rev 12:
Design mul_op, start of the top module:
module mul_op #(parameter INPUTS = 2,
		parameter OUTPUTS = 1,
		parameter DATA_IN_SIZE = 32,
		parameter DATA_OUT_SIZE = 32)
		(
		input clk,
		input rst,
		input [INPUTS * (DATA_IN_SIZE)- 1 : 0]data_in_bus,
		input [INPUTS - 1 : 0]valid_in_bus,
		output [INPUTS - 1 : 0] ready_in_bus,
		output [OUTPUTS * (DATA_OUT_SIZE) - 1 : 0]data_out_bus,
		output [OUTPUTS - 1 : 0]valid_out_bus,
		input 	[OUTPUTS - 1 : 0] ready_out_bus
);
Size: about 1,900 cells after synthesis, ~160 flip-flops.
Settings: LEC_CHECK=0, CAP_MARGIN=20, CELL_PAD_IN_SITES_GLOBAL_PLACEMENT=1, CORE_MARGIN=2, CORE_UTILIZATION=72, CTS_CLUSTER_DIAMETER=27, MAX_ROUTING_LAYER=met4, MIN_ROUTING_LAYER=met1, PLACE_DENSITY_LB_ADDON=0.05, SETUP_SLACK_MARGIN=-0.4, SLEW_MARGIN=20; clock period 6.36 ns.
run.sh (not shown) runs the stock make flow with config.mk's settings and CLKGATE_MAP_FILE=.
Rev 12: all stages done; final checks FAILED (negative setup slack).
The inputs of rev 13 differ from those of rev 12 as listed below.
# rev 12
export LEC_CHECK = 0
export CAP_MARGIN = 20
export CELL_PAD_IN_SITES_GLOBAL_PLACEMENT = 1
export CORE_MARGIN = 2
export CORE_UTILIZATION = 72
export CTS_CLUSTER_DIAMETER = 27
export MAX_ROUTING_LAYER = met4
export MIN_ROUTING_LAYER = met1
export PLACE_DENSITY_LB_ADDON = 0.05
export SETUP_SLACK_MARGIN = -0.4
export SLEW_MARGIN = 20
create_clock -name core_clock -period 6.36 [get_ports {clk}]
# rev 13
export LEC_CHECK = 0
export CAP_MARGIN = 20
export CORE_MARGIN = 2
export CORE_UTILIZATION = 72
export CTS_CLUSTER_DIAMETER = 227
export SLEW_MARGIN = 20
create_clock -name core_clock -period 3.52 [get_ports {clk}]
## What came out
- In rev 13 the implementation ran to completion but is not tape-out ready, as the final checks report negative setup slack.
- [rev 13 vs rev 12] worst path buffer plus inverter count: higher in rev 13
- Taking rev 12 as the reference, in rev 13 simple-gate portion of the synthesized area neither gained nor lost much, worst setup slack lost 3020 ps, met3 usage in global routing lost 0.68 points.
- Relative to rev 12, portion of the clock cycle consumed by the worst path in the final layout has gone up in rev 13.

* * *

mul_op again, from the RTL that the note above started with.
Settings: LEC_CHECK=0, CAP_MARGIN=20, CORE_ASPECT_RATIO=0.7, CORE_MARGIN=2, CORE_UTILIZATION=72, CTS_CLUSTER_DIAMETER=159, CTS_CLUSTER_SIZE=95, PLACE_DENSITY=0.37, SLEW_MARGIN=20; clock period 6.28 ns.
The baseline reached the layout checks and failed them: setup timing.
Edit:
==> flow/config.mk (replaced) <==
export PLATFORM = sky130hd
export DESIGN_NAME = mul_op
export DESIGN_NICKNAME = mul_op
export VERILOG_FILES = /design/flow/design.v
export SDC_FILE = /design/flow/constraint.sdc
export NUM_CORES = 4
export LEC_CHECK = 0
export CAP_MARGIN = 20
export CORE_MARGIN = 2
export CORE_UTILIZATION = 70
export SETUP_SLACK_MARGIN = 0.13
export SLEW_MARGIN = 20
==> flow/constraint.sdc (replaced) <==
create_clock -name core_clock -period 7.14 [get_ports {clk}]
set_input_delay 1.4280 -clock core_clock [delete_from_list [all_inputs] [get_ports {clk}]]
set_output_delay 1.4280 -clock core_clock [all_outputs]
set_load 0.01 [all_outputs]
Outcome:
- Now the flow produced a clean layout
- wire length went down by 14%
- die area grows by 2.7%
- clock skew fell by 0.016 ns
- register-to-register slack improved by 0.84 ns
- design area shrinks by 4.3%

* * *

mul_op again, from the RTL that the note above started with.
export LEC_CHECK = 0
export ABC_AREA = 1
export CAP_MARGIN = 20
export CELL_PAD_IN_SITES_DETAIL_PLACEMENT = 1
export CORE_ASPECT_RATIO = 1.13
export CORE_MARGIN = 2
export CORE_UTILIZATION = 22
export GPL_ROUTABILITY_DRIVEN = 0
export GPL_TIMING_DRIVEN = 0
export MAX_ROUTING_LAYER = met4
export SLEW_MARGIN = 30
create_clock -name core_clock -period 7.01 [get_ports {clk}]
The starting point went through all stages and came out clean.
Change:
Settings changed: ABC_AREA 1 to default, CELL_PAD_IN_SITES_DETAIL_PLACEMENT 1 to default, CORE_ASPECT_RATIO 1.13 to default, CORE_UTILIZATION 22 to 70, GPL_ROUTABILITY_DRIVEN 0 to default, GPL_TIMING_DRIVEN 0 to default, MAX_ROUTING_LAYER met4 to default, SLEW_MARGIN 30 to 20.
Clock period 7.01 ns to 6.49 ns, I/O delays scaled along.
=> The new run ran to the end with violations: setup timing. Global-route usage came out higher by 21 points. Area after synthesis drops by a few percent. Worst setup slack gets worse by 0.54 ns. First-iteration DRC count grows by a little under a tenth. Final area drops by a few percent. Die area came out lower by well over a third. Cell count shrinks by well over a third. Sequential share of layout area came out higher by 0.65 points. Count of clock-buffer cells in the layout stays the same. Fmax barely changes.
Change:
Settings changed: CORE_UTILIZATION 70 to 72, PLACE_DENSITY from default to 0.92, SETUP_SLACK_MARGIN from default to -0.17.
After rerunning: The changed run finished but fails on setup timing. Cell area shrinks by 0.31%. Setup slack gets worse by 0.32 ns. First-iteration DRC count is higher by about 100%. Hold slack got worse by 0.010 ns. Wire length goes up by about 16%. Non-clock buffer count came out higher by 8. Utilization came out higher by 2.5 points. Synthesized cell count is unchanged. Final cell count hardly moves.
Change:
Settings changed: PLACE_DENSITY 0.92 to default, PLACE_DENSITY_LB_ADDON from default to 0.26, SETUP_SLACK_MARGIN -0.17 to 0.13.
Clock period 6.49 ns to 7.14 ns, I/O delays scaled along.
What happened: This time the run completed with no timing, DRC or antenna violations. First-iteration DRC count came out lower by 33%. Hold slack improves by 0.014 ns. Die size stays the same.
Change:
Settings changed: CORE_UTILIZATION 72 to 40, PLACE_DENSITY_LB_ADDON 0.26 to default, SETUP_SLACK_MARGIN 0.13 to default.
Clock period 7.14 ns to 8.0 ns, I/O delays scaled along.
Result:
- die area grows by 78%
- setup slack gains 0.47 ns
- count of clock-buffer cells in the layout came out higher by 1
- global-route usage decreases by 16 points
Change:
Settings changed: CAP_MARGIN 20 to 35, CORE_ASPECT_RATIO from default to 0.5, CORE_MARGIN 2 to 10, CTS_CLUSTER_DIAMETER from default to 307, CTS_CLUSTER_SIZE from default to 98, PLACE_DENSITY_LB_ADDON from default to 0.25.
Outcome:
- The changed run went through all stages and came out clean
- core utilization grows by 0.84 points
- synthesized area stays the same
- wire length climbs by 4.2%
- global-route usage falls by 2.1 points
